File: flow/design.v
module Cordic #(parameter MODE = 0, STAGES = 8, WIDTH = 16, PHASE_WIDTH = 19)(
input wire                        in_clk,
input wire                        in_rst,
input wire                        in_enable,
input wire    [WIDTH-1:0]         in_x,
input wire    [WIDTH-1:0]         in_y,
input wire    [PHASE_WIDTH-1:0]   in_phase,
output wire                       out_valid,
output wire   [PHASE_WIDTH-1:0]   out_phase,
output wire   [WIDTH-1:0]         out_x,
output wire   [WIDTH-1:0]         out_y
);
localparam	ROTATIONAL = 0, 
			VECTORING  = 1;
wire signed   [WIDTH:0]         xn [STAGES:0];
wire signed   [WIDTH:0]         yn [STAGES:0];
wire signed   [PHASE_WIDTH-1:0]   zn [STAGES:0];
reg signed  [WIDTH:0]         xn_reg [STAGES:0];
reg signed  [WIDTH:0]         yn_reg [STAGES:0];
reg signed  [PHASE_WIDTH-1:0]   zn_reg [STAGES:0];
reg start;
generate
	if(MODE == ROTATIONAL) begin
reg [WIDTH-1:0] temp_x, temp_y;
reg [PHASE_WIDTH-1:0] temp_z;
always @ (posedge in_clk or negedge in_rst) 
begin
 if(!in_rst) begin
	temp_x <= 'b0;
	temp_y <= 'b0;
	temp_z <= 'b0; 
 end else if (start) begin
	temp_x <= in_x;
	temp_y <= in_y;
	temp_z <= in_phase;
	end
end
wire [PHASE_WIDTH-1:0] half_pi = 19'h19220;
wire [PHASE_WIDTH-1:0] z_limit = 19'h1b333;
reg [WIDTH-1:0] adjusted_x, adjusted_y;
reg [PHASE_WIDTH-1:0] adjusted_z;
always @ (*) 
begin
	if(temp_z[PHASE_WIDTH-1] == 1'b0 && temp_z > z_limit) begin
		adjusted_x = ~temp_y + 'b1;
		adjusted_y = temp_x;
		adjusted_z = temp_z - half_pi;
	end 
	else if(temp_z[PHASE_WIDTH-1] == 1'b1 && (~temp_z+19'b1) > z_limit) begin
		adjusted_x = temp_y;
		adjusted_y = ~temp_x + 'b1;
		adjusted_z = temp_z + half_pi;
	end 
	else begin
		adjusted_x = temp_x;
		adjusted_y = temp_y;
		adjusted_z = temp_z;
	end
end
assign xn[0] = {adjusted_x[WIDTH-1], adjusted_x};
assign yn[0] = {adjusted_y[WIDTH-1], adjusted_y};
assign zn[0] = adjusted_z;
end else if(MODE == VECTORING) begin
assign xn[0] = {in_x[WIDTH-1], in_x};
assign yn[0] = {in_y[WIDTH-1], in_y};
assign zn[0] = 'b0;
end
endgenerate
generate 
genvar i;
	if(MODE == ROTATIONAL) begin
for(i=0; i<STAGES; i=i+1) begin
  assign xn[i+1] = (zn_reg[i][PHASE_WIDTH-1] == 1'b0) ? xn_reg[i]-(yn_reg[i]>>>i)   : xn_reg[i]+(yn_reg[i]>>>i);
  assign yn[i+1] = (zn_reg[i][PHASE_WIDTH-1] == 1'b0) ? yn_reg[i]+(xn_reg[i]>>>i)   : yn_reg[i]-(xn_reg[i]>>>i);
  assign zn[i+1] = (zn_reg[i][PHASE_WIDTH-1] == 1'b0) ? zn_reg[i]-arctangent(i) : zn_reg[i]+arctangent(i);
end
end else if(MODE == VECTORING) begin
for(i=0; i<STAGES; i=i+1) begin
  assign xn[i+1] = (yn_reg[i][WIDTH] == 1'b1) ? xn_reg[i]-(yn_reg[i]>>>i)   : xn_reg[i]+(yn_reg[i]>>>i);
  assign yn[i+1] = (yn_reg[i][WIDTH] == 1'b1) ? yn_reg[i]+(xn_reg[i]>>>i)   : yn_reg[i]-(xn_reg[i]>>>i);
  assign zn[i+1] = (yn_reg[i][WIDTH] == 1'b1) ? zn_reg[i]-arctangent(i) : zn_reg[i]+arctangent(i);
end
end
endgenerate
always @ (posedge in_clk or negedge in_rst)
	if(!in_rst)
		start <= 1'b0;
	else
		start <= in_enable;
reg [STAGES+2:0] valid_reg;	
for(i=0; i<=STAGES; i=i+1) begin
  always @ (posedge in_clk or negedge in_rst)
    if(!in_rst)begin
      xn_reg[i] <= 'b0;
      yn_reg[i] <= 'b0;
      zn_reg[i] <= 'b0;    
    end
    else if(valid_reg[i+1]) begin
      xn_reg[i] <= xn[i];
      yn_reg[i] <= yn[i];
      zn_reg[i] <= zn[i];
    end
end
wire signed [15:0] k = 18'h009B7;
wire signed [31:0] scaled_x = xn_reg[STAGES] * k;
wire signed [31:0] scaled_y = yn_reg[STAGES] * k;
assign out_x = scaled_x[27:12];
assign out_y = scaled_y[27:12];
assign out_phase = zn_reg[STAGES];
always@(posedge in_clk or negedge in_rst)
begin
  if(!in_rst)
    valid_reg <= 'b0;
  else
    valid_reg <= {valid_reg[STAGES+1:0], in_enable};
end
assign out_valid = valid_reg[STAGES+2];
function [18:0] arctangent;
  input [3:0] i;
  begin
    case (i)
    0 : arctangent = 19'b000_1100100100001111;  
    1 : arctangent = 19'b000_0111011010110001;  
    2 : arctangent = 19'b000_0011111010110110;  
    3 : arctangent = 19'b000_0001111111010101;  
    4 : arctangent = 19'b000_0000111111111010;  
    5 : arctangent = 19'b000_0000011111111111;  
    6 : arctangent = 19'b000_0000001111111111;  
    7 : arctangent = 19'b000_0000000111111111;  
    8 : arctangent = 19'b000_0000000011111111;  
    9 : arctangent = 19'b000_0000000001111111;  
    10: arctangent = 19'b000_0000000000111111;  
    11: arctangent = 19'b000_0000000000011111;  
    12: arctangent = 19'b000_0000000000001111;  
    13: arctangent = 19'b000_0000000000000111;  
    14: arctangent = 19'b000_0000000000000011;  
    15: arctangent = 19'b000_0000000000000001;  
    default: arctangent = 19'b000_0000000000000000;  
    endcase
  end
endfunction
endmodule
File: flow/run.sh
#!/bin/bash
# the make line also repeats each setting of config.mk as NAME=value (left out here)
make -C /OpenROAD-flow-scripts/flow DESIGN_CONFIG=/design/flow/config.mk WORK_HOME=/design/flow/orfs CLKGATE_MAP_FILE= finish
File: flow/config.mk
export PLATFORM = sky130hd
export DESIGN_NAME = Cordic
export DESIGN_NICKNAME = Cordic
export VERILOG_FILES = /design/flow/design.v
export SDC_FILE = /design/flow/constraint.sdc
export NUM_CORES = 4
export LEC_CHECK = 0
export ABC_AREA = 1
export CAP_MARGIN = 20
export CORE_ASPECT_RATIO = 0.99
export CORE_MARGIN = 2
export CORE_UTILIZATION = 24
export CTS_CLUSTER_DIAMETER = 292
export MAX_ROUTING_LAYER = met5
export PLACE_DENSITY = 0.62
export SETUP_SLACK_MARGIN = 2.14
export SLEW_MARGIN = 20
File: flow/constraint.sdc
create_clock -name core_clock -period 12.5 [get_ports {in_clk}]
set_input_delay 2.5000 -clock core_clock [delete_from_list [all_inputs] [get_ports {in_clk}]]
set_output_delay 2.5000 -clock core_clock [all_outputs]
set_load 0.01 [all_outputs]
==> Flow_metrics.wiki, run 1 <==
== Metrics ==
{| class="wikitable"
! Metric !! Value
|-
| Adder share || 0.219
|-
| Overall track demand over capacity in global routing || 0.120
|-
| # H-tree levels || 2
|-
| Post-synthesis register bit count || ~540
|-
| Post-route design area || just under 60000 sq um
|-
| Hold-critical path endpoint || zn_reg[5][2]$_DFFE_PN0P_
|-
| Library cell occupying the most area in the post-synthesis netlist || sky130_fd_sc_hd__dfrtp_1
|-
| End of the worst register-to-register path || xn_reg[5][14]$_DFFE_PN0P_
|-
| Final-layout setup total negative slack || 0 ps
|-
| Count of buffers added by post-CTS timing repair for setup || 0
|-
| Most used standard cell by instance count after synthesis || sky130_fd_sc_hd__nand2_1
|-
| Post-synthesis share of cell area spent on xor and xnor gates || 0.0801
|-
| Average wire length per cell after detail routing || approximately 14 um
|-
| Number of gates on the worst path with buffers counted || 18
|-
| Most used flip-flop cell after synthesis || sky130_fd_sc_hd__dfrtp_1
|-
| Compound-Gate Fraction of Synth Area || 0.154
|-
| Met1 global-route usage || 0.157
|-
| Hold buffer count at CTS || 0
|-
| Total wire length after detailed routing || roughly 130 mm
|-
| Count of routing violations after the opening detailed-route iteration || around 2600
|-
| Hold-critical path depth || 2
|-
| Pin count of the biggest net entering global routing || roughly 170
|-
| Buffers added on ports || 105
|-
| Count of cells resized by post-cts repair || 0
|-
| Classification of the worst-slack hold path || flip-flop to flip-flop
|-
| Mux frac, synth || 0
|-
| Max capacitance violation total || 0
|-
| Core Footprint || between 200000 and 250000 sq um
|-
| Unrepaired setup endpoints after global routing || false
|-
| Biggest area contributors in the synthesized netlist || sky130_fd_sc_hd__dfrtp_1 26%, sky130_fd_sc_hd__ha_1 14%, sky130_fd_sc_hd__nand2_1 11%
|-
| Share of synthesized cell area in and, or, nand and nor gates || 0.203
|-
| Proportion of synthesized flip-flops having asynchronous set or reset || 1.00
|-
| Routing usage on met3 || 0.0123
|-
| Total die size || 222000 sq um
|-
| Area share, top type || 0.256
|-
| Count of nets left with antenna violations after detail routing || 0
|-
| Yosys warning tally || 4
|-
| CP top delay family || adder cells
|-
| Number of nets in the finished design || just under 8000
|-
| Number of distinct library cell variants in the gate-level netlist after synthesis || between 50 and 60
|-
| Largest family of logic cells by area || adder cells
|-
| Period Utilization, post-route || 0.685
|-
| GPL Wtd Cong || about 0.9
|-
| Total via count after detailed routing || 44500
|-
| Fillers || around 24000
|-
| Result of the run || timing/DRC/antenna clean
|-
| Syn_area_per_cell || 7.47 sq um
|-
| Worst R2R Start || zn_reg[4][18]$_DFFE_PN0P_
|-
| Final setup violation count || 0
|-
| Warning total across the stage logs || about 79
|-
| Max_slew headroom || 0.310
|-
| Post-DP HPWL || roughly 110 mm
|-
| Min-delay src || zn_reg[5][2]$_DFFE_PN0P_
|-
| Global-route wire length before repair || between 200 and 250 mm
|-
| Number of antenna violations at the first check in global routing || 0
|-
| Startpoint of the most critical setup path || xn_reg[8][11]$_DFFE_PN0P_
|-
| Drt drc || 0
|-
| Crit path DRT || approximately 10000 ps
|-
| Peak clock frequency supported by timing || 0.117 GHz
|-
| Maximum clock insertion buffer count || 3
|-
| Netlist area before placement || ~52000 sq um
|-
| Clock transition time at the flip-flop clock pins of the worst setup and hold paths || about 70 ps
|-
| Clock root buffer || sky130_fd_sc_hd__clkbuf_16
|-
| Worst path slowest cell || sky130_fd_sc_hd__clkdlybuf4s50_1
|-
| Number of placed cells counting well taps || approximately 9800
|-
| Ranking of synthesized cells by instance count || 1510 x sky130_fd_sc_hd__nand2_1, 960 x sky130_fd_sc_hd__inv_1, 682 x sky130_fd_sc_hd__o21ai_0
|-
| Layout-stage area growth over the synthesis result || 11.4%
|-
| Number of standard cells reported by yosys || around 7000
|-
| Total cell area reported by yosys after synthesis || around 52000 sq um
|-
| Leftover overflow at the end of global routing || 0
|-
| First-pass detailed-route iteration total || 5
|-
| Critical path class || flip-flop to output port
|-
| CP max stage delay || about 600 ps
|-
| Core utilization before placement || 0.242
|-
| Busiest grt layer || met2
|-
| Number of clock buffers inserted by TritonCTS || between 50 and 60
|-
| Post-route insts no fill || between 9000 and 10000
|-
| Antenna Diode Count || 0
|-
| Critical path cell sequence || ha_1, inv_1, fa_1, inv_1, fa_1, fa_1, inv_1, fa_1, inv_1, ha_1, nand2_1, nor4_1, nand2_1, o211ai_1, nand2_1, o311ai_0, xnor2_1, clkdlybuf4s50_1
|-
| Maximum clock skew at final layout || slightly below 20 ps
|-
| Worst reg2reg path depth || 16
|-
| Share of synthesized area occupied by flip-flops and latches || 0.256
|-
| Detailed-route vias per instance || 4.51
|-
| Die Y || 469 um
|-
| FP Rows || between 150 and 200
|-
| Overall die width || 473 um
|-
| CP Max Fanout || 5
|-
| Transition time at the pin with the least slew margin || 1040 ps
|-
| Clock period minus final worst setup slack || 8570 ps
|-
| Count of flip-flops with a built-in enable after synthesis || 0
|-
| Critical Path Source Type || flip-flop
|-
| Post-synth net total || 7857
|-
| CP arrival || 6070 ps
|-
| Skew-Pair Late Insertion Delay || between 600 and 700 ps
|-
| Worst reg2reg setup slack || between 8000 and 9000 ps
|-
| Number of sinks on the clock net || about 540
|-
| Count of boundary I/O pins || roughly 110
|-
| Pins over their slew limit || 0
|-
| Endpoint class of the critical path || output port
|-
| Instance area after placement || 56200 sq um
|-
| Number of global-route vias before repair || about 45000
|-
| TritonCTS clock tree || yes
|-
| Termination of the worst setup path || out_x[15]
|-
| WP buf/inv || 5
|-
| Number of standard cells after synthesis || between 7000 and 8000
|-
| Hold Fails Final Rpt || 0
|-
| Met2 routing resource usage after global routing || 0.211
|}
metrics by stage:
stage	hold slack (ps)	worst slack, ps	util
2_1_floorplan	352	5500	-
3_3_place_gp	466	4670	0.259
3_5_place_dp	470	4610	0.259
4_1_cts	486	3830	0.269
5_1_grt	508	3490	0.269
6_report	481	3930	0.269
routing by layer:
metal | part of all wire | vias to the layer above
li1 | - | 23000
met1 | 0.47 | 20500
met2 | 0.47 | 738
met3 | 0.032 | 202
met4 | 0.024 | 0
met5 | 0 | -
cell type report:
type	count	area, sq um	area share
well taps	2838	3550	0.0609
inverters	968	3640	0.0624
clock buffers	80	1650	0.0282
multi-input cells	5293	34300	0.589
repair buffers	130	1270	0.0217
clock inverters	31	473	0.00811
flip-flops and latches	536	13400	0.230
==> run 2: changes to the inputs <==
- CAP_MARGIN: 20 -> 10
- CELL_PAD_IN_SITES_DETAIL_PLACEMENT: not set -> 0
- CORE_ASPECT_RATIO: 0.99 -> 1.19
- CORE_UTILIZATION: 24 -> 68
- CTS_CLUSTER_DIAMETER: 292 -> not set
- MAX_ROUTING_LAYER: met5 -> not set
- MIN_ROUTING_LAYER: not set -> met1
- PLACE_DENSITY: 0.62 -> not set
- PLACE_DENSITY_LB_ADDON: not set -> 0.09
- SETUP_SLACK_MARGIN: 2.14 -> 1.68
- clock period: 12.5 -> 6.36 ns (I/O delays scaled with it)
==> run 2 against run 1 <==
Now fails the layout checks on setup timing. Design area decreased by 0.25%. First-iteration DRC count increased by 23%. Wire length increased by 1.4%. Area after synthesis unchanged. Via count increased by 6.3%. Die area decreased by 64%. Critical path type unchanged.
==> Flow_metrics.wiki, run 2 <==
== Metrics ==
{| class="wikitable"
! Metric !! Value
|-
| Core utilization before placement || 0.683
|-
| Worst reg2reg setup slack || around 2200 ps
|-
| Overall track demand over capacity in global routing || 0.345
|-
| Final setup violation count || 10
|-
| Adder share || 0.219
|-
| Number of clock buffers inserted by TritonCTS || between 50 and 60
|-
| Unrepaired setup endpoints after global routing || true
|-
| Compound-Gate Fraction of Synth Area || 0.154
|-
| Most used standard cell by instance count after synthesis || sky130_fd_sc_hd__nand2_1
|-
| Worst-case setup margin in the final layout || -190 ps
|-
| Count of boundary I/O pins || around 110
|-
| Mux frac, synth || 0
|-
| Global-route wire length before repair || between 200 and 250 mm
|-
| Proportion of synthesized flip-flops having asynchronous set or reset || 1.00
|-
| Buffers added on ports || approximately 110
|-
| Netlist area before placement || 52400 sq um
|-
| First-pass detailed-route iteration total || 7
|-
| Antenna Diode Count || 0
|-
| Share of synthesized area occupied by flip-flops and latches || 0.256
|-
| Number of gates on the worst path with buffers counted || 19
|-
| Detailed-route vias per instance || between 5 and 6
|-
| Worst reg2reg path depth || 16
|-
| Hold-critical path endpoint || zn_reg[8][5]$_DFFE_PN0P_
|-
| Largest family of logic cells by area || adder cells
|-
| Transition time at the pin with the least slew margin || around 1100 ps
|-
| Worst path slowest cell || sky130_fd_sc_hd__fa_1
|-
| Share of synthesized cell area in and, or, nand and nor gates || 0.203
|-
| Endpoint class of the critical path || output port
|-
| Result of the run || failed layout checks
|-
| Syn_area_per_cell || around 7.5 sq um
|-
| Fillers || 5987
|-
| FP Rows || 111
|-
| Max_slew headroom || 0.276
|-
| Hold Fails Final Rpt || 0
|-
| Maximum clock insertion buffer count || 3
|-
| Number of sinks on the clock net || 536
|-
| Dpl ws || -28.6 ps
|-
| Number of antenna violations at the first check in global routing || 0
|-
| Post-synthesis share of cell area spent on xor and xnor gates || 0.0801
|-
| Skew-Pair Late Insertion Delay || between 600 and 700 ps
|-
| TritonCTS clock tree || yes
|-
| Hold-critical path depth || 2
|-
| Average wire length per cell after detail routing || between 15 and 20 um
|-
| Drt drc || 0
|-
| Number of standard cells after synthesis || 7006
|-
| Maximum clock skew at final layout || 32.8 ps
|-
| GPL Wtd Cong || ~0.94
|-
| Period Utilization, post-route || 1.03
|-
| Number of nets in the finished design || approximately 8000
|-
| Post-DP HPWL || between 100 and 150 mm
|-
| Number of standard cells reported by yosys || 7006
|-
| Startpoint of the most critical setup path || xn_reg[8][13]$_DFFE_PN0P_
|-
| WP buf/inv || 6
|-
| Crit path DRT || just over 5000 ps
|-
| CP arrival || roughly 5300 ps
|-
| Count of routing violations after the opening detailed-route iteration || about 3200
|-
| Leftover overflow at the end of global routing || 0
|-
| Area share, top type || 0.256
|-
| End of the worst register-to-register path || xn_reg[2][13]$_DFFE_PN0P_
|-
| Biggest area contributors in the synthesized netlist || sky130_fd_sc_hd__dfrtp_1 26%, sky130_fd_sc_hd__ha_1 14%, sky130_fd_sc_hd__nand2_1 11%
|-
| CP top delay family || adder cells
|-
| Number of global-route vias before repair || 46900
|-
| Total via count after detailed routing || roughly 47000
|-
| Count of flip-flops with a built-in enable after synthesis || 0
|-
| Core Footprint || approximately 77000 sq um
|-
| Ranking of synthesized cells by instance count || 1510 x sky130_fd_sc_hd__nand2_1, 960 x sky130_fd_sc_hd__inv_1, 682 x sky130_fd_sc_hd__o21ai_0
|-
| Clock transition time at the flip-flop clock pins of the worst setup and hold paths || 60 ps
|-
| Worst slack on hold paths || 480 ps
|-
| Yosys warning tally || 4
|-
| Total cell area reported by yosys after synthesis || 52400 sq um
|-
| CP Max Fanout || 4
|-
| Layout check fault list || setup timing
|-
| Clock root buffer || sky130_fd_sc_hd__clkbuf_16
|-
| Die Y || roughly 300 um
|-
| Termination of the worst setup path || out_x[15]
|-
| Worst R2R Start || zn_reg[1][18]$_DFFE_PN0P_
|-
| Overall die width || around 260 um
|-
| Min-delay src || zn_reg[8][5]$_DFFE_PN0P_
|-
| Peak clock frequency supported by timing || ~0.15 GHz
|-
| Total die size || ~79000 sq um
|-
| Number of distinct library cell variants in the gate-level netlist after synthesis || around 55
|-
| Post-synth net total || 7857
|-
| Most used flip-flop cell after synthesis || sky130_fd_sc_hd__dfrtp_1
|-
| Max capacitance violation total || 0
|-
| Post-synthesis register bit count || 536
|-
| Classification of the worst-slack hold path || flip-flop to flip-flop
|-
| CP max stage delay || approximately 560 ps
|-
| Hold buffer count at CTS || 0
|-
| Library cell occupying the most area in the post-synthesis netlist || sky130_fd_sc_hd__dfrtp_1
|-
| Warning total across the stage logs || between 80 and 90
|-
| Total wire length after detailed routing || about 140 mm
|-
| Count of nets left with antenna violations after detail routing || 0
|-
| # H-tree levels || 2
|-
| Critical path class || flip-flop to output port
|-
| Pins over their slew limit || 0
|-
| Clock period minus final worst setup slack || roughly 6500 ps
|-
| Pin count of the biggest net entering global routing || 123
|-
| Critical path cell sequence || ha_4, buf_4, fa_1, fa_2, fa_1, inv_1, fa_1, inv_2, ha_4, buf_4, a21oi_4, o21ai_1, a21oi_1, o211ai_1, buf_4, nand2_4, o311ai_4, xnor2_1, buf_2
|-
| Critical Path Source Type || flip-flop
|-
| Layout-stage area growth over the synthesis result || 11.2%
|}
-- run 2: final cells by class --
class | count | area (sq um) | share of cell area
clock buffers | 74 | 1620 | 0.0279
clock inverters | 38 | 602 | 0.0103
inverters | 968 | 3650 | 0.0627
multi-input cells | 5293 | 35700 | 0.614
flip-flops and latches | 536 | 13500 | 0.231
well taps | 1017 | 1270 | 0.0219
repair buffers | 223 | 1850 | 0.0318
-- run 2: routing by layer --
| layer | vias to the layer above | global-route usage | share of wire |
|---|---|---|---|
| li1 | 23200 | - | - |
| met3 | 358 | 0.0321 | 0.042 |
| met5 | - | 0 | 0 |
| met1 | 22500 | 0.419 | 0.41 |
| met4 | 0 | 0.120 | 0.039 |
| met2 | 1266 | 0.636 | 0.51 |
-- run 2: what timing repair did --
item / CTS / global route
setup endpoints to repair: 32 / 35
pin swaps: 115 / 78
setup buffers: 58 / 23
resized: 253 / 61
cloned: 0 / 0
-- run 2: stage by stage --
step	instance area, sq um	TNS, ps	std cells	utilization
2_1_floorplan	53100	0	7006	-
3_3_place_gp	54800	0	7956	0.714
3_5_place_dp	54800	-51.7	7956	0.714
4_1_cts	57800	-952	8126	0.753
5_1_grt	58200	-4010	8149	0.759
6_report	58200	-803	8149	0.759
==> run 3: changes to the inputs <==
- ABC_AREA: 1 -> 0
- CAP_MARGIN: 10 -> 20
- CELL_PAD_IN_SITES_DETAIL_PLACEMENT: 0 -> not set
- CELL_PAD_IN_SITES_GLOBAL_PLACEMENT: not set -> 2
- CORE_ASPECT_RATIO: 1.19 -> 0.99
- CORE_UTILIZATION: 68 -> 24
- CTS_CLUSTER_DIAMETER: not set -> 292
- GPL_TIMING_DRIVEN: not set -> 0
- MAX_ROUTING_LAYER: not set -> met5
- MIN_ROUTING_LAYER: met1 -> not set
- PLACE_DENSITY_LB_ADDON: 0.09 -> not set
- SETUP_SLACK_MARGIN: 1.68 -> 2.14
- SLEW_MARGIN: 20 -> 30
- clock period: 6.36 -> 12.5 ns (I/O delays scaled with it)
==> run 3 against run 2 <==
The run now finishes clean. Register-to-register slack gained 5000 ps. Flip-flop count unchanged. Critical path type unchanged. Highest routed layer unchanged.
==> Flow_metrics.wiki, run 3 <==
== Metrics ==
{| class="wikitable"
! Metric !! Value
|-
| Worst reg2reg setup slack || around 7100 ps
|-
| Max_slew headroom || 0.307
|-
| Post-synthesis register bit count || 536
|-
| Total via count after detailed routing || approximately 40000
|-
| Storage element area || 13400 sq um
|-
| Most used flip-flop cell after synthesis || sky130_fd_sc_hd__dfrtp_1
|-
| Yosys warning tally || 4
|-
| Count of boundary I/O pins || around 110
|-
| Peak clock frequency supported by timing || between 0.1 and 0.15 GHz
|-
| Netlist area before placement || 50900 sq um
|-
| Instance area after placement || between 50000 and 60000 sq um
|-
| Maximum clock insertion buffer count || 3
|-
| Total die size || approximately 220000 sq um
|-
| Comb. cell area || about 35000 sq um
|-
| Hold buffer count at CTS || 0
|-
| Critical Path Source Type || flip-flop
|-
| Max capacitance violation total || 0
|-
| Drt drc || 0
|-
| Post-synth net total || around 6400
|-
| Ranking of synthesized cells by instance count || 599 x sky130_fd_sc_hd__ha_1, 557 x sky130_fd_sc_hd__inv_1, 536 x sky130_fd_sc_hd__dfrtp_1
|-
| Crit path DRT || around 10000 ps
|-
| Endpoint class of the critical path || output port
|-
| Number of distinct library cell variants in the gate-level netlist after synthesis || roughly 82
|-
| Hold-critical path depth || 0
|-
| Detailed-route vias per instance || around 4.6
|-
| Fillers || roughly 23000
|-
| Number of nets in the finished design || 6606
|-
| Post-synthesis share of cell area spent on xor and xnor gates || 0.0895
|-
| # H-tree levels || 3
|-
| End of the worst register-to-register path || zn_reg[2][17]$_DFFE_PN0P_
|-
| Adder share || 0.225
|-
| Min-delay src || valid_reg[1]$_DFF_PN0_
|-
| Hold Fails Final Rpt || 0
|-
| Final setup violation count || 0
|-
| Unrepaired setup endpoints after global routing || false
|-
| Proportion of synthesized flip-flops having asynchronous set or reset || 1.00
|-
| First-pass detailed-route iteration total || 5
|-
| Leftover overflow at the end of global routing || 0
|-
| Hold-critical path endpoint || valid_reg[2]$_DFF_PN0_
|-
| Number of gates on the worst path with buffers counted || 20
|-
| Antenna Diode Count || 0
|-
| Count of flip-flops with a built-in enable after synthesis || 0
|-
| Die Y || approximately 460 um
|-
| CP top delay family || adder cells
|-
| FP Rows || ~170
|-
| Count of nets left with antenna violations after detail routing || 0
|-
| Number of antenna violations at the first check in global routing || 0
|-
| Layout-stage area growth over the synthesis result || 14.3%
|-
| TritonCTS clock tree || yes
|-
| GPL Wtd Cong || slightly above 0.8
|-
| Share of synthesized area occupied by flip-flops and latches || 0.264
|-
| CP Max Fanout || 4
|-
| Critical path cell sequence || ha_1, inv_1, fa_1, inv_1, fa_1, fa_1, fa_1, ha_1, a2111oi_2, o21ai_1, o21a_1, a311o_1, o31a_1, and4_1, or4_4, a41o_4, o41ai_2, xor2_1, buf_4, clkdlybuf4s50_1
|-
| Number of standard cells after synthesis || ~5600
|-
| Most used standard cell by instance count after synthesis || sky130_fd_sc_hd__ha_1
|-
| WP buf/inv || 4
|-
| Core utilization before placement || 0.241
|-
| Pins over their slew limit || 0
|-
| Maximum clock skew at final layout || between 30 and 40 ps
|-
| Skew-Pair Late Insertion Delay || just under 700 ps
|-
| CP arrival || roughly 7500 ps
|-
| Critical path class || flip-flop to output port
|-
| Period Utilization, post-route || 0.797
|-
| Pin count of the biggest net entering global routing || between 80 and 90
|-
| Number of global-route vias before repair || just over 40000
|-
| Global-route wire length before repair || ~240 mm
|-
| Average wire length per cell after detail routing || between 15 and 20 um
|-
| Overall track demand over capacity in global routing || 0.141
|-
| Most repeated library cell on the critical path || sky130_fd_sc_hd__fa_1
|-
| Biggest area contributors in the synthesized netlist || sky130_fd_sc_hd__dfrtp_1 26%, sky130_fd_sc_hd__ha_1 15%, sky130_fd_sc_hd__fa_1 7.8%
|-
| Worst path slowest cell || sky130_fd_sc_hd__or4_4
|-
| CP max stage delay || between 500 and 600 ps
|-
| Clock transition time at the flip-flop clock pins of the worst setup and hold paths || 60 ps
|-
| Compound-Gate Fraction of Synth Area || 0.161
|-
| Transition time at the pin with the least slew margin || between 1000 and 1500 ps
|-
| Number of clock buffers inserted by TritonCTS || 74
|-
| Post-DP HPWL || ~130 mm
|-
| Classification of the worst-slack hold path || flip-flop to flip-flop
|-
| Count of routing violations after the opening detailed-route iteration || 1974
|-
| Result of the run || timing/DRC/antenna clean
|-
| Total wire length after detailed routing || 153 mm
|-
| Largest family of logic cells by area || adder cells
|-
| Number of standard cells reported by yosys || 5567
|-
| Core Footprint || about 210000 sq um
|-
| Area share, top type || 0.264
|-
| Overall die width || ~470 um
|-
| Worst reg2reg path depth || 14
|-
| Buffers added on ports || around 110
|-
| Met1 global-route usage || 0.186
|-
| Met2 routing resource usage after global routing || 0.250
|-
| Number of sinks on the clock net || around 540
|-
| Library cell occupying the most area in the post-synthesis netlist || sky130_fd_sc_hd__dfrtp_1
|-
| Mux frac, synth || 0.0775
|-
| Busiest grt layer || met2
|-
| Clock root buffer || sky130_fd_sc_hd__clkbuf_16
|-
| Termination of the worst setup path || out_x[15]
|-
| Routing usage on met3 || 0.0165
|-
| Share of synthesized cell area in and, or, nand and nor gates || 0.124
|-
| Post-route design area || between 50000 and 60000 sq um
|-
| Worst R2R Start || zn_reg[1][18]$_DFFE_PN0P_
|-
| Syn_area_per_cell || 9.14 sq um
|-
| Total cell area reported by yosys after synthesis || 50900 sq um
|-
| Startpoint of the most critical setup path || xn_reg[8][8]$_DFFE_PN0P_
|-
| Clock period minus final worst setup slack || between 9000 and 10000 ps
|-
| Warning total across the stage logs || approximately 75
|}
run 3: cell type report:
cell class	instances	share of cell area
multi-input combinational	4269	0.593
sequential	536	0.231
tap	2805	0.0604
clock buffer	106	0.0372
inverter	560	0.0361
timing repair buffer	112	0.0215
buffer	202	0.0153
clock inverter	20	0.00529
run 3: what timing repair did:
action,CTS,global route
endpoints found under the setup margin,0,3
setup buffers,0,0
gates resized,0,8
run 3: layer usage:
metal / wire (um) / up-vias
met1: 71600 / 19500
met2: 75100 / 433
met3: 3610 / 129
li1: - / 19900
met4: 2250 / 0
met5: 0 / -
run 3: metrics by stage:
step                hold WS [ps]  utilization  TNS (ps)  cells  setup slack (ps)
floorplan                    352            -         0   5567              4080
global placement             356        0.262  -9082870   8477            -17080
detailed placement           360        0.263         0   8484              2970
CTS                          373        0.275         0   8610              2190
global route                 374        0.275         0   8610              2200
finish                       369        0.275         0   8610              2540
==> run 4: changes to the inputs <==
- ABC_AREA: 0 -> not set
- CAP_MARGIN: 20 -> 10
- CELL_PAD_IN_SITES_DETAIL_PLACEMENT: not set -> 0
- CELL_PAD_IN_SITES_GLOBAL_PLACEMENT: 2 -> not set
- CORE_ASPECT_RATIO: 0.99 -> not set
- CORE_UTILIZATION: 24 -> 64
- CTS_CLUSTER_DIAMETER: 292 -> not set
- GPL_TIMING_DRIVEN: 0 -> not set
- MAX_ROUTING_LAYER: met5 -> not set
- MIN_ROUTING_LAYER: not set -> met2
- PLACE_DENSITY_LB_ADDON: not set -> 0.09
- SETUP_SLACK_MARGIN: 2.14 -> 1.43
- SLEW_MARGIN: 30 -> 20
- clock period: 12.5 -> 6.36 ns (I/O delays scaled with it)
==> run 4 against run 3 <==
The layout now fails its checks (setup timing). Via count is 42% higher. Utilization up 44 points. First-iteration DRC count increased to 5.0 times the previous value. Sequential share of layout area increased by 0.71 points. Area after synthesis unchanged.
==> Flow_metrics.wiki, run 4 <==
== Metrics ==
{| class="wikitable"
! Metric !! Value
|-
| Result of the run || failed layout checks
|-
| Layout check fault list || setup timing
|-
| Startpoint of the most critical setup path || xn_reg[8][8]$_DFFE_PN0P_
|-
| Buffers added on ports || between 100 and 150
|-
| Detailed-route vias per instance || 8.26
|-
| # H-tree levels || 2
|-
| Pin count of the biggest net entering global routing || around 160
|-
| Yosys warning tally || 4
|-
| Total die size || slightly above 80000 sq um
|-
| Leftover overflow at the end of global routing || 0
|-
| Ranking of synthesized cells by instance count || 599 x sky130_fd_sc_hd__ha_1, 557 x sky130_fd_sc_hd__inv_1, 536 x sky130_fd_sc_hd__dfrtp_1
|-
| Layout-stage area growth over the synthesis result || 11.0%
|-
| Max_slew headroom || 0.286
|-
| Die Y || roughly 290 um
|-
| Library cell occupying the most area in the post-synthesis netlist || sky130_fd_sc_hd__dfrtp_1
|-
| Crit path DRT || between 5000 and 6000 ps
|-
| Global-route wire length before repair || about 200 mm
|-
| Worst R2R Start || zn_reg[7][18]$_DFFE_PN0P_
|-
| TritonCTS clock tree || yes
|-
| Core Footprint || 78900 sq um
|-
| Critical Path Source Type || flip-flop
|-
| Worst reg2reg setup slack || 1870 ps
|-
| Post-DP HPWL || about 90 mm
|-
| Share of synthesized area occupied by flip-flops and latches || 0.264
|-
| Critical path cell sequence || ha_4, inv_2, fa_1, fa_1, inv_2, fa_2, inv_2, fa_2, inv_2, ha_4, a2111oi_4, o21ai_1, o21a_1, a311o_1, o31a_1, and4_1, or4_4, a41o_4, buf_6, o22a_1, xor2_1, buf_2
|-
| Biggest area contributors in the synthesized netlist || sky130_fd_sc_hd__dfrtp_1 26%, sky130_fd_sc_hd__ha_1 15%, sky130_fd_sc_hd__fa_1 7.8%
|-
| Transition time at the pin with the least slew margin || roughly 1100 ps
|-
| Max capacitance violation total || 0
|-
| Overall die width || 286 um
|-
| Worst path slowest cell || sky130_fd_sc_hd__fa_1
|-
| Core utilization before placement || 0.645
|-
| Clock root buffer || sky130_fd_sc_hd__clkbuf_16
|-
| Count of boundary I/O pins || 106
|-
| Count of nets left with antenna violations after detail routing || 0
|-
| Peak clock frequency supported by timing || between 0.1 and 0.15 GHz
|-
| Maximum clock skew at final layout || slightly below 30 ps
|-
| Endpoint class of the critical path || output port
|-
| Classification of the worst-slack hold path || flip-flop to flip-flop
|-
| Total cell area reported by yosys after synthesis || approximately 50000 sq um
|-
| Post-synthesis register bit count || 536
|-
| Number of clock buffers inserted by TritonCTS || around 60
|-
| Critical path class || flip-flop to output port
|-
| WP buf/inv || 6
|-
| Number of standard cells reported by yosys || 5567
|-
| Termination of the worst setup path || out_x[14]
|-
| Number of sinks on the clock net || around 540
|-
| Total wire length after detailed routing || 122 mm
|-
| Compound-Gate Fraction of Synth Area || 0.161
|-
| Largest family of logic cells by area || adder cells
|-
| Period Utilization, post-route || 1.23
|-
| Clock period minus final worst setup slack || between 7000 and 8000 ps
|-
| Worst-case setup margin in the final layout || -1450 ps
|-
| First-pass detailed-route iteration total || 14
|-
| Worst reg2reg path depth || 12
|-
| Number of antenna violations at the first check in global routing || 0
|-
| Share of synthesized cell area in and, or, nand and nor gates || 0.124
|-
| Maximum clock insertion buffer count || 3
|-
| Dpl ws || -1290 ps
|-
| Mux frac, synth || 0.0775
|-
| Number of placed cells counting well taps || about 6700
|-
| Area share, top type || 0.264
|-
| Total via count after detailed routing || 56600
|-
| End of the worst register-to-register path || yn_reg[8][16]$_DFFE_PN0P_
|-
| Most repeated library cell on the critical path || sky130_fd_sc_hd__inv_2
|-
| CP arrival || 6530 ps
|-
| Number of global-route vias before repair || about 60000
|-
| Unrepaired setup endpoints after global routing || true
|-
| Clock transition time at the flip-flop clock pins of the worst setup and hold paths || ~70 ps
|-
| Warning total across the stage logs || about 84
|-
| GPL Wtd Cong || 0.986
|-
| Most used flip-flop cell after synthesis || sky130_fd_sc_hd__dfrtp_1
|-
| Min-delay src || zn_reg[1][13]$_DFFE_PN0P_
|-
| CP top delay family || adder cells
|-
| CP max stage delay || 540 ps
|-
| Skew-Pair Late Insertion Delay || 670 ps
|-
| Hold buffer count at CTS || 0
|-
| Post-synthesis share of cell area spent on xor and xnor gates || 0.0895
|-
| Pins over their slew limit || 0
|-
| Drt drc || 0
|-
| Final setup violation count || 30
|-
| Most used standard cell by instance count after synthesis || sky130_fd_sc_hd__ha_1
|-
| Hold-critical path endpoint || zn_reg[1][13]$_DFFE_PN0P_
|-
| Netlist area before placement || between 50000 and 60000 sq um
|-
| Count of flip-flops with a built-in enable after synthesis || 0
|-
| Hold Fails Final Rpt || 0
|-
| Number of distinct library cell variants in the gate-level netlist after synthesis || approximately 82
|-
| Count of routing violations after the opening detailed-route iteration || between 9000 and 10000
|-
| Overall track demand over capacity in global routing || 0.435
|-
| Syn_area_per_cell || around 9.1 sq um
|-
| Average wire length per cell after detail routing || 17.8 um
|-
| FP Rows || ~100
|-
| Fillers || 6269
|-
| Proportion of synthesized flip-flops having asynchronous set or reset || 1.00
|-
| Post-synth net total || 6418
|-
| Number of gates on the worst path with buffers counted || 22
|-
| Post-route insts no fill || 6851
|-
| Adder share || 0.225
|-
| CP Max Fanout || 4
|-
| Number of standard cells after synthesis || around 5600
|-
| Number of nets in the finished design || roughly 6600
|-
| Hold-critical path depth || 2
|}
==> run 4: final cells by class <==
cell class,instances,area (sq um),share of cell area
timing repair buffer,322,2630,0.0465
clock inverter,33,360,0.00638
antenna,2,5.00,0.0000886
inverter,560,2100,0.0373
tap,1050,1310,0.0233
clock buffer,79,1680,0.0298
sequential,536,13400,0.238
multi-input combinational,4269,35000,0.619
==> run 4: per-stage QoR <==
step | hold WS (ps) | instance area [sq um] | setup TNS [ps] | utilization
after global routing | 527 | 56500 | -26160 | 0.716
after floorplan | 352 | 50900 | -2570 | -
after global placement | 469 | 53900 | -11250 | 0.684
after detailed placement | 475 | 53900 | -12470 | 0.684
after CTS | 494 | 56200 | -20130 | 0.712
final | 488 | 56500 | -20520 | 0.716
==> run 4: what timing repair did <==
action | in CTS | in global routing
gates resized | 181 | 44
buffers inserted | 12 | 11
setup endpoints to repair | 32 | 32
pin swaps | 54 | 42
==> run 4: layer usage <==
layer  share of wire  routed length (um)  track usage
met5          0.0016                 198       0.0570
met4           0.098               11900       0.0730
met3            0.36               43600        0.518
met2            0.54               65900        0.579
met1               0                   0            -
==> run 5: changes to the inputs <==
- ABC_AREA: not set -> 1
- CORE_ASPECT_RATIO: not set -> 0.5
- CORE_UTILIZATION: 64 -> 72
- CTS_CLUSTER_SIZE: not set -> 90
- MAX_ROUTING_LAYER: not set -> met4
- MIN_ROUTING_LAYER: met2 -> met1
- SETUP_SLACK_MARGIN: 1.43 -> 0.99
- clock period: 6.36 -> 4.87 ns (I/O delays scaled with it)
==> run 5 against run 4 <==
The layout still fails its checks (setup timing). Design area increased by 4.7%. Register-to-register slack got worse by 700 ps. Via count decreased by 11%. Utilization increased by 11 points. Worst hold slack got worse by 140 ps. Wire length increased by 24%. Synthesized cell count increased by 26%. Sequential share of layout area decreased by 1.1 points. Count of clock-buffer cells in the layout decreased by 7.
==> Flow_metrics.wiki, run 5 <==
== Metrics ==
{| class="wikitable"
! Metric !! Value
|-
| Result of the run || failed layout checks
|-
| Layout check fault list || setup timing
|-
| Mux frac, synth || 0
|-
| Area share, top type || 0.256
|-
| Most used flip-flop cell after synthesis || sky130_fd_sc_hd__dfrtp_1
|-
| GPL Wtd Cong || 0.990
|-
| Clock transition time at the flip-flop clock pins of the worst setup and hold paths || 70 ps
|-
| Number of nets in the finished design || a little over 8000
|-
| Total wire length after detailed routing || 151 mm
|-
| Clock period minus final worst setup slack || 6810 ps
|-
| Post-synth net total || 7857
|-
| Number of standard cells after synthesis || about 7000
|-
| Core Footprint || just over 70000 sq um
|-
| Critical path cell sequence || ha_4, inv_2, fa_1, inv_1, fa_1, fa_1, fa_2, ha_4, nand2_2, nor2_2, inv_1, nor2_1, nand2_1, o211ai_1, buf_4, nand2_1, o311ai_2, xnor2_1, buf_2
|-
| Count of flip-flops with a built-in enable after synthesis || 0
|-
| Number of global-route vias before repair || 50200
|-
| Period Utilization, post-route || 1.40
|-
| Post-route design area || ~59000 sq um
|-
| Final-layout setup total negative slack || -46620 ps
|-
| Endpoint class of the critical path || output port
|-
| Peak clock frequency supported by timing || between 0.1 and 0.15 GHz
|-
| Maximum clock skew at final layout || between 20 and 25 ps
|-
| Count of routing violations after the opening detailed-route iteration || between 4000 and 5000
|-
| End of the worst register-to-register path || xn_reg[3][16]$_DFFE_PN0P_
|-
| Number of antenna violations at the first check in global routing || 2
|-
| Final setup violation count || 32
|-
| Core utilization before placement || 0.732
|-
| Adder share || 0.219
|-
| Total via count after detailed routing || just over 50000
|-
| Drt drc || 0
|-
| Max capacitance violation total || 0
|-
| Total die size || ~75000 sq um
|-
| CP Max Fanout || 4
|-
| Startpoint of the most critical setup path || xn_reg[8][9]$_DFFE_PN0P_
|-
| Crit path DRT || approximately 4000 ps
|-
| Average wire length per cell after detail routing || between 15 and 20 um
|-
| CP arrival || about 5800 ps
|-
| Routed length on met2 || 74.1 mm
|-
| Max_slew headroom || 0.297
|-
| Fillers || about 4400
|-
| Routed length on met3 || 10.3 mm
|-
| Transition time at the pin with the least slew margin || between 1000 and 1500 ps
|-
| TritonCTS clock tree || yes
|-
| Post-synthesis register bit count || 536
|-
| Compound-Gate Fraction of Synth Area || 0.154
|-
| Layout-stage area growth over the synthesis result || 13.0%
|-
| Count of nets left with antenna violations after detail routing || 0
|-
| CP top delay family || adder cells
|-
| Max Used Layer || met4
|-
| Number of standard cells reported by yosys || 7006
|-
| Overall track demand over capacity in global routing || 0.389
|-
| Biggest area contributors in the synthesized netlist || sky130_fd_sc_hd__dfrtp_1 26%, sky130_fd_sc_hd__ha_1 14%, sky130_fd_sc_hd__nand2_1 11%
|-
| Worst-case setup margin in the final layout || -1940 ps
|-
| Worst reg2reg setup slack || between 1000 and 1500 ps
|-
| Skew-Pair Late Insertion Delay || approximately 640 ps
|-
| FP Rows || 69
|-
| Count of boundary I/O pins || roughly 110
|-
| Share of synthesized cell area in and, or, nand and nor gates || 0.203
|-
| Total cell area reported by yosys after synthesis || around 52000 sq um
|-
| Classification of the worst-slack hold path || input port to asynchronous set/reset pin
|-
| Share of synthesized area occupied by flip-flops and latches || 0.256
|-
| # H-tree levels || 2
|-
| Critical path class || flip-flop to output port
|-
| Pin count of the biggest net entering global routing || just under 100
|-
| Post-synthesis share of cell area spent on xor and xnor gates || 0.0801
|-
| Unrepaired setup endpoints after global routing || true
|-
| Detailed-route vias per instance || 6.12
|-
| Comb. cell area || around 36000 sq um
|-
| Post-DP HPWL || approximately 110 mm
|-
| Die Y || roughly 190 um
|-
| Storage element area || between 10000 and 15000 sq um
|-
| Clock root buffer || sky130_fd_sc_hd__clkbuf_16
|-
| Buffers added on ports || around 110
|-
| Number of sinks on the clock net || 536
|-
| Worst reg2reg path depth || 15
|-
| Warning total across the stage logs || ~78
|-
| Wire length on met1 || roughly 57 mm
|-
| Syn_area_per_cell || approximately 7.5 sq um
|-
| First-pass detailed-route iteration total || 8
|-
| Critical Path Source Type || flip-flop
|-
| Leftover overflow at the end of global routing || 0
|-
| Number of gates on the worst path with buffers counted || 19
|-
| CP max stage delay || around 670 ps
|-
| Maximum clock insertion buffer count || 3
|-
| Worst R2R Start || yn_reg[2][3]$_DFFE_PN0P_
|-
| Number of distinct library cell variants in the gate-level netlist after synthesis || 55
|-
| Ranking of synthesized cells by instance count || 1510 x sky130_fd_sc_hd__nand2_1, 960 x sky130_fd_sc_hd__inv_1, 682 x sky130_fd_sc_hd__o21ai_0
|-
| Largest family of logic cells by area || adder cells
|-
| Number of clock buffers inserted by TritonCTS || ~52
|-
| Global-route wire length before repair || roughly 240 mm
|-
| Most used standard cell by instance count after synthesis || sky130_fd_sc_hd__nand2_1
|-
| WP buf/inv || 5
|-
| Worst path slowest cell || sky130_fd_sc_hd__fa_1
|-
| Most repeated library cell on the critical path || sky130_fd_sc_hd__fa_1
|-
| Netlist area before placement || 52400 sq um
|-
| Library cell occupying the most area in the post-synthesis netlist || sky130_fd_sc_hd__dfrtp_1
|-
| Yosys warning tally || 4
|-
| Overall die width || roughly 390 um
|-
| Pins over their slew limit || 0
|-
| Hold Fails Final Rpt || 0
|-
| Termination of the worst setup path || out_x[15]
|-
| Instance area after placement || ~56000 sq um
|-
| Proportion of synthesized flip-flops having asynchronous set or reset || 1.00
|}
[run 5: per-stage QoR]
| step | cells | setup WS [ps] | utilization | hold WS, ps |
|---|---|---|---|---|
| 2_1_floorplan | 7006 | -376 | - | 352 |
| 3_3_place_gp | 8121 | -967 | 0.789 | 467 |
| 3_5_place_dp | 8121 | -1160 | 0.789 | 477 |
| 4_1_cts | 8249 | -1320 | 0.820 | 388 |
| 5_1_grt | 8266 | -2130 | 0.828 | 417 |
| 6_report | 8266 | -1940 | 0.828 | 350 |
[run 5: timing repair]
item                                    CTS  global route
gates cloned                              0             1
endpoints found under the setup margin   32            55
hold buffers                              0             0
pin swaps                                79            84
setup buffers                            32            14
gates resized                           222           105
[run 5: routing by layer]
| layer | track usage | up-vias |
|---|---|---|
| met1 | 0.434 | 23600 |
| met2 | 0.686 | 2550 |
| met3 | 0.0461 | 869 |
| met5 | - | - |
| li1 | - | 23600 |
| met4 | 0.199 | 0 |
[run 5: final cells by class]
| cell class | instances | area share |
|---|---|---|
| multi-input combinational | 5294 | 0.604 |
| sequential | 536 | 0.227 |
| inverter | 968 | 0.0617 |
| timing repair buffer | 412 | 0.0566 |
| clock buffer | 72 | 0.0253 |
| tap | 958 | 0.0203 |
| clock inverter | 24 | 0.00448 |
| antenna | 2 | 0.0000846 |
==> run 6: changes to the inputs <==
- ABC_AREA: 1 -> not set
- CAP_MARGIN: 10 -> 20
- CELL_PAD_IN_SITES_DETAIL_PLACEMENT: 0 -> not set
- CORE_ASPECT_RATIO: 0.5 -> not set
- CORE_UTILIZATION: 72 -> 62
- CTS_CLUSTER_DIAMETER: not set -> 367
- CTS_CLUSTER_SIZE: 90 -> not set
- MAX_ROUTING_LAYER: met4 -> not set
- MIN_ROUTING_LAYER: met1 -> not set
- PLACE_DENSITY_LB_ADDON: 0.09 -> not set
- SETUP_SLACK_MARGIN: 0.99 -> not set
- clock period: 4.87 -> 4.89 ns (I/O delays scaled with it)
==> run 6 against run 5 <==
Still fails the layout checks on setup timing. Register-to-register slack lost 530 ps. Via count decreased by 20%. Worst hold slack improved by 1.4 ps. Final cell count fell by 16%. Design area fell by 3.4%. Critical path type unchanged.
==> Flow_metrics.wiki, run 6 <==
== Metrics ==
{| class="wikitable"
! Metric !! Value
|-
| Result of the run || failed layout checks
|-
| Layout check fault list || setup timing
|-
| WP buf/inv || 4
|-
| CP max stage delay || around 600 ps
|-
| Leftover overflow at the end of global routing || 0
|-
| Critical Path Source Type || flip-flop
|-
| Classification of the worst-slack hold path || input port to asynchronous set/reset pin
|-
| Total die size || ~84000 sq um
|-
| Biggest area contributors in the synthesized netlist || sky130_fd_sc_hd__dfrtp_1 26%, sky130_fd_sc_hd__ha_1 15%, sky130_fd_sc_hd__fa_1 7.8%
|-
| Count of routing violations after the opening detailed-route iteration || about 2000
|-
| Max_slew headroom || 0.333
|-
| Number of nets in the finished design || between 6000 and 7000
|-
| Number of standard cells after synthesis || ~5600
|-
| Share of synthesized cell area in and, or, nand and nor gates || 0.124
|-
| Post-route insts no fill || between 6000 and 7000
|-
| Count of boundary I/O pins || about 110
|-
| Count of flip-flops with a built-in enable after synthesis || 0
|-
| Most used standard cell by instance count after synthesis || sky130_fd_sc_hd__ha_1
|-
| Largest family of logic cells by area || adder cells
|-
| Fillers || about 6700
|-
| Crit path DRT || a little under 4000 ps
|-
| FP Rows || about 110
|-
| CP top delay family || adder cells
|-
| Clock period minus final worst setup slack || approximately 7400 ps
|-
| Dpl ws || -2440 ps
|-
| Worst reg2reg setup slack || 640 ps
|-
| Core Footprint || 81700 sq um
|-
| Most repeated library cell on the critical path || sky130_fd_sc_hd__fa_1
|-
| TritonCTS clock tree || yes
|-
| Number of gates on the worst path with buffers counted || 20
|-
| Post-synth net total || around 6400
|-
| Termination of the worst setup path || out_x[14]
|-
| Syn_area_per_cell || around 9 sq um
|-
| Number of placed cells counting well taps || slightly below 7000
|-
| Drt drc || 0
|-
| Count of nets left with antenna violations after detail routing || 0
|-
| Core utilization before placement || 0.623
|-
| Endpoint class of the critical path || output port
|-
| # H-tree levels || 3
|-
| Clock transition time at the flip-flop clock pins of the worst setup and hold paths || about 50 ps
|-
| Post-synthesis share of cell area spent on xor and xnor gates || 0.0895
|-
| Adder share || 0.225
|-
| Die Y || 290 um
|-
| Share of synthesized area occupied by flip-flops and latches || 0.264
|-
| End of the worst register-to-register path || xn_reg[7][13]$_DFFE_PN0P_
|-
| Yosys warning tally || 4
|-
| Peak clock frequency supported by timing || 0.136 GHz
|-
| Worst-case setup margin in the final layout || -2490 ps
|-
| Number of standard cells reported by yosys || approximately 5600
|-
| Final setup violation count || 32
|-
| Clock root buffer || sky130_fd_sc_hd__clkbuf_16
|-
| Number of distinct library cell variants in the gate-level netlist after synthesis || ~82
|-
| Skew-Pair Late Insertion Delay || 630 ps
|-
| CP Max Fanout || 4
|-
| Total cell area reported by yosys after synthesis || just over 50000 sq um
|-
| Total wire length after detailed routing || 118 mm
|-
| Pins over their slew limit || 0
|-
| Period Utilization, post-route || 1.51
|-
| Worst R2R Start || zn_reg[6][18]$_DFFE_PN0P_
|-
| Library cell occupying the most area in the post-synthesis netlist || sky130_fd_sc_hd__dfrtp_1
|-
| Worst reg2reg path depth || 14
|-
| Warning total across the stage logs || roughly 80
|-
| Hold Fails Final Rpt || 0
|-
| Detailed-route vias per instance || roughly 5.8
|-
| Buffers added on ports || roughly 110
|-
| Overall track demand over capacity in global routing || 0.280
|-
| Average wire length per cell after detail routing || ~17 um
|-
| Maximum clock skew at final layout || roughly 33 ps
|-
| Pin count of the biggest net entering global routing || 100
|-
| Critical path class || flip-flop to output port
|-
| Number of global-route vias before repair || around 40000
|-
| Transition time at the pin with the least slew margin || between 900 and 1000 ps
|-
| Layout-stage area growth over the synthesis result || 12.3%
|-
| CP arrival || roughly 6400 ps
|-
| Number of antenna violations at the first check in global routing || 0
|-
| Compound-Gate Fraction of Synth Area || 0.161
|-
| Ranking of synthesized cells by instance count || 599 x sky130_fd_sc_hd__ha_1, 557 x sky130_fd_sc_hd__inv_1, 536 x sky130_fd_sc_hd__dfrtp_1
|-
| Number of sinks on the clock net || approximately 540
|-
| Proportion of synthesized flip-flops having asynchronous set or reset || 1.00
|-
| Area share, top type || 0.264
|-
| Global-route wire length before repair || around 200 mm
|-
| Number of clock buffers inserted by TritonCTS || about 67
|-
| Max capacitance violation total || 0
|-
| Maximum clock insertion buffer count || 3
|-
| Critical path cell sequence || ha_4, inv_4, fa_1, inv_2, fa_1, fa_1, fa_1, ha_4, a2111oi_4, o21ai_1, o21a_1, a311o_1, o31a_1, and4_1, or4_4, a41o_1, buf_6, o22a_1, xor2_1, buf_2
|-
| Startpoint of the most critical setup path || xn_reg[8][8]$_DFFE_PN0P_
|-
| Hold buffer count at CTS || 0
|-
| GPL Wtd Cong || between 0.9 and 1
|-
| Netlist area before placement || approximately 51000 sq um
|-
| Post-DP HPWL || 92.4 mm
|-
| Mux frac, synth || 0.0775
|-
| Antenna Diode Count || 0
|-
| Overall die width || 290 um
|-
| Post-synthesis register bit count || roughly 540
|-
| Most used flip-flop cell after synthesis || sky130_fd_sc_hd__dfrtp_1
|-
| Unrepaired setup endpoints after global routing || true
|-
| Total via count after detailed routing || between 40000 and 50000
|-
| Worst path slowest cell || sky130_fd_sc_hd__fa_1
|-
| First-pass detailed-route iteration total || 9
|}
run 6: layout make-up:
type,instances,area [sq um],share of cell area
Multi-Input combinational cell,4269,34800,0.610
Inverter,560,2100,0.0368
Sequential cell,536,13400,0.235
Clock inverter,28,407,0.00712
Timing Repair Buffer,381,3090,0.0541
Clock buffer,94,1920,0.0336
Tap cell,1070,1340,0.0234
run 6: timing repair:
item / in CTS / in global routing
pin swaps: 57 / 38
gates resized: 177 / 37
setup endpoints to repair: 32 / 32
setup buffers: 14 / 12
run 6: metrics by stage:
stage / TNS (ps) / instance area (sq um) / util / hold slack, ps
2_1_floorplan: -25190 / 50900 / - / 352
3_3_place_gp: -46730 / 54500 / 0.666 / 455
3_5_place_dp: -48520 / 54500 / 0.666 / 478
4_1_cts: -54960 / 56900 / 0.697 / 365
5_1_grt: -60930 / 57100 / 0.699 / 394
6_report: -53660 / 57100 / 0.699 / 351
run 6: routing by layer:
| layer | global-route usage | vias to the layer above | wire, um |
|---|---|---|---|
| li1 | - | 20000 | - |
| met1 | 0.361 | 19400 | 52100 |
| met2 | 0.499 | 600 | 58900 |
| met3 | 0.0292 | 182 | 3490 |
| met4 | 0.0819 | 0 | 3320 |
| met5 | 0 | - | 0 |
==> run 7: changes to the inputs <==
- CAP_MARGIN: 20 -> 10
- CELL_PAD_IN_SITES_DETAIL_PLACEMENT: not set -> 0
- CORE_UTILIZATION: 62 -> 64
- CTS_CLUSTER_DIAMETER: 367 -> 203
- GPL_TIMING_DRIVEN: not set -> 0
- MAX_ROUTING_LAYER: not set -> met4
- MIN_ROUTING_LAYER: not set -> met1
- PLACE_DENSITY_LB_ADDON: not set -> 0.09
- SETUP_SLACK_MARGIN: not set -> 1.43
- TNS_END_PERCENT: not set -> 40
- clock period: 4.89 -> 6.36 ns (I/O delays scaled with it)
==> run 7 against run 6 <==
Still fails the layout checks on setup timing. Via count up 2.3%. Setup slack improved by 810 ps. Flip-flop count unchanged. Critical path depth increased by 3.
==> Flow_metrics.wiki, run 7 <==
== Metrics ==
{| class="wikitable"
! Metric !! Value
|-
| Average wire length per cell after detail routing || ~18 um
|-
| Critical path class || flip-flop to output port
|-
| Core Footprint || 78900 sq um
|-
| Pins over their slew limit || 0
|-
| Clock transition time at the flip-flop clock pins of the worst setup and hold paths || about 60 ps
|-
| FP Rows || ~100
|-
| Number of sinks on the clock net || between 500 and 600
|-
| Area share, top type || 0.264
|-
| Post-synthesis share of cell area spent on xor and xnor gates || 0.0895
|-
| Classification of the worst-slack hold path || flip-flop to flip-flop
|-
| Hold-critical path depth || 0
|-
| Post-route insts no fill || between 6000 and 7000
|-
| Maximum clock insertion buffer count || 3
|-
| Core utilization before placement || 0.645
|-
| First-pass detailed-route iteration total || 6
|-
| Worst R2R Start || zn_reg[5][18]$_DFFE_PN0P_
|-
| Pin count of the biggest net entering global routing || about 96
|-
| Worst reg2reg setup slack || around 1600 ps
|-
| Overall die width || ~290 um
|-
| Unrepaired setup endpoints after global routing || true
|-
| Total die size || just over 80000 sq um
|-
| Most used standard cell by instance count after synthesis || sky130_fd_sc_hd__ha_1
|-
| Critical Path Source Type || flip-flop
|-
| Adder share || 0.225
|-
| Count of routing violations after the opening detailed-route iteration || ~2400
|-
| TritonCTS clock tree || yes
|-
| Number of antenna violations at the first check in global routing || 0
|-
| Detailed-route vias per instance || between 5 and 6
|-
| Leftover overflow at the end of global routing || 0
|-
| Total cell area reported by yosys after synthesis || between 50000 and 60000 sq um
|-
| Period Utilization, post-route || 1.26
|-
| Proportion of synthesized flip-flops having asynchronous set or reset || 1.00
|-
| Number of global-route vias before repair || slightly above 40000
|-
| Util after Layout || 0.717
|-
| Max_slew headroom || 0.384
|-
| Peak clock frequency supported by timing || around 0.12 GHz
|-
| Count of nets left with antenna violations after detail routing || 0
|-
| Max capacitance violation total || 0
|-
| Hold buffer count at CTS || 0
|-
| Most repeated library cell on the critical path || sky130_fd_sc_hd__inv_2
|-
| Number of nets in the finished design || about 6600
|-
| Drt drc || 0
|-
| Termination of the worst setup path || out_x[14]
|-
| Number of standard cells after synthesis || ~5600
|-
| Total wire length after detailed routing || between 100 and 150 mm
|-
| Transition time at the pin with the least slew margin || about 900 ps
|-
| Netlist area before placement || a little over 50000 sq um
|-
| Die Y || 286 um
|-
| Syn_area_per_cell || around 9 sq um
|-
| Number of standard cells reported by yosys || 5567
|-
| Storage element area || approximately 13000 sq um
|-
| Crit path DRT || 5090 ps
|-
| Worst-case setup margin in the final layout || -1680 ps
|-
| Post-synth net total || between 6000 and 7000
|-
| Number of distinct library cell variants in the gate-level netlist after synthesis || approximately 82
|-
| Warning total across the stage logs || around 80
|-
| CP arrival || 6760 ps
|-
| Buffers added on ports || 105
|-
| Result of the run || failed layout checks
|-
| Most used flip-flop cell after synthesis || sky130_fd_sc_hd__dfrtp_1
|-
| CP Max Fanout || 4
|-
| CP top delay family || adder cells
|-
| Ranking of synthesized cells by instance count || 599 x sky130_fd_sc_hd__ha_1, 557 x sky130_fd_sc_hd__inv_1, 536 x sky130_fd_sc_hd__dfrtp_1
|-
| Worst reg2reg path depth || 15
|-
| Post-DP HPWL || around 100 mm
|-
| Critical path cell sequence || ha_4, inv_2, fa_2, fa_1, inv_1, fa_1, inv_2, fa_2, inv_2, ha_4, a2111oi_4, o21ai_1, o21a_1, a311o_1, o31a_1, and4_1, or4_4, a41o_4, buf_6, o22a_1, xor2_1, buf_4, buf_6
|-
| Mux frac, synth || 0.0775
|-
| Share of synthesized cell area in and, or, nand and nor gates || 0.124
|-
| Overall track demand over capacity in global routing || 0.322
|-
| Number of clock buffers inserted by TritonCTS || 60
|-
| CP max stage delay || between 500 and 600 ps
|-
| Skew-Pair Late Insertion Delay || approximately 670 ps
|-
| Count of boundary I/O pins || approximately 110
|-
| WP buf/inv || 7
|-
| End of the worst register-to-register path || xn_reg[6][16]$_DFFE_PN0P_
|-
| Min-delay src || valid_reg[7]$_DFF_PN0_
|-
| Clock period minus final worst setup slack || between 8000 and 9000 ps
|-
| Final setup violation count || 31
|-
| Yosys warning tally || 4
|-
| Number of gates on the worst path with buffers counted || 23
|-
| Clock root buffer || sky130_fd_sc_hd__clkbuf_16
|-
| Post-synthesis register bit count || roughly 540
|-
| Global-route wire length before repair || ~210 mm
|-
| Share of synthesized area occupied by flip-flops and latches || 0.264
|-
| Total via count after detailed routing || approximately 40000
|-
| Endpoint class of the critical path || output port
|-
| Layout-stage area growth over the synthesis result || 11.1%
|-
| Antenna Diode Count || 0
|-
| Fillers || 6222
|-
| GPL Wtd Cong || roughly 0.96
|-
| Number of placed cells counting well taps || just under 7000
|-
| Hold-critical path endpoint || valid_reg[8]$_DFF_PN0_
|-
| Hold Fails Final Rpt || 0
|-
| Worst path slowest cell || sky130_fd_sc_hd__fa_1
|-
| Library cell occupying the most area in the post-synthesis netlist || sky130_fd_sc_hd__dfrtp_1
|-
| Maximum clock skew at final layout || between 40 and 50 ps
|-
| Largest family of logic cells by area || adder cells
|-
| Count of flip-flops with a built-in enable after synthesis || 0
|-
| Biggest area contributors in the synthesized netlist || sky130_fd_sc_hd__dfrtp_1 26%, sky130_fd_sc_hd__ha_1 15%, sky130_fd_sc_hd__fa_1 7.8%
|-
| # H-tree levels || 2
|-
| Compound-Gate Fraction of Synth Area || 0.161
|-
| Comb. cell area || roughly 35000 sq um
|-
| Layout check fault list || setup timing
|-
| Startpoint of the most critical setup path || xn_reg[8][8]$_DFFE_PN0P_
|}
[run 7: metrics by stage]
step / TNS (ps) / hold WS, ps / setup slack [ps] / area [sq um]
final: -26840 / 388 / -1680 / 56500
after detailed placement: -19390 / 378 / -1800 / 53500
after floorplan: -2570 / 352 / -682 / 50900
after CTS: -27040 / 386 / -1790 / 56200
after global routing: -33130 / 384 / -1890 / 56500
after global placement: - / 380 / -21960 / 53300
[run 7: metal layers]
layer / vias up / part of all wire / track usage
li1: 20000 / - / -
met1: 20100 / 0.43 / 0.393
met2: 827 / 0.51 / 0.568
met3: 221 / 0.034 / 0.0279
met4: 0 / 0.030 / 0.0944
met5: - / 0 / -
[run 7: layout make-up]
| type | instances | area share |
|---|---|---|
| plain buffers | 202 | 0.0160 |
| clock buffers | 77 | 0.0300 |
| clock inverters | 36 | 0.0103 |
| inverters | 560 | 0.0373 |
| multi-input cells | 4269 | 0.616 |
| flip-flops and latches | 536 | 0.238 |
| well taps | 1050 | 0.0232 |
| repair buffers | 160 | 0.0293 |
[run 7: what timing repair did]
| action | CTS | global route |
|---|---|---|
| pin swaps | 50 | 46 |
| endpoints found under the setup margin | 38 | 45 |
| buffers inserted | 31 | 18 |
| resized | 138 | 64 |
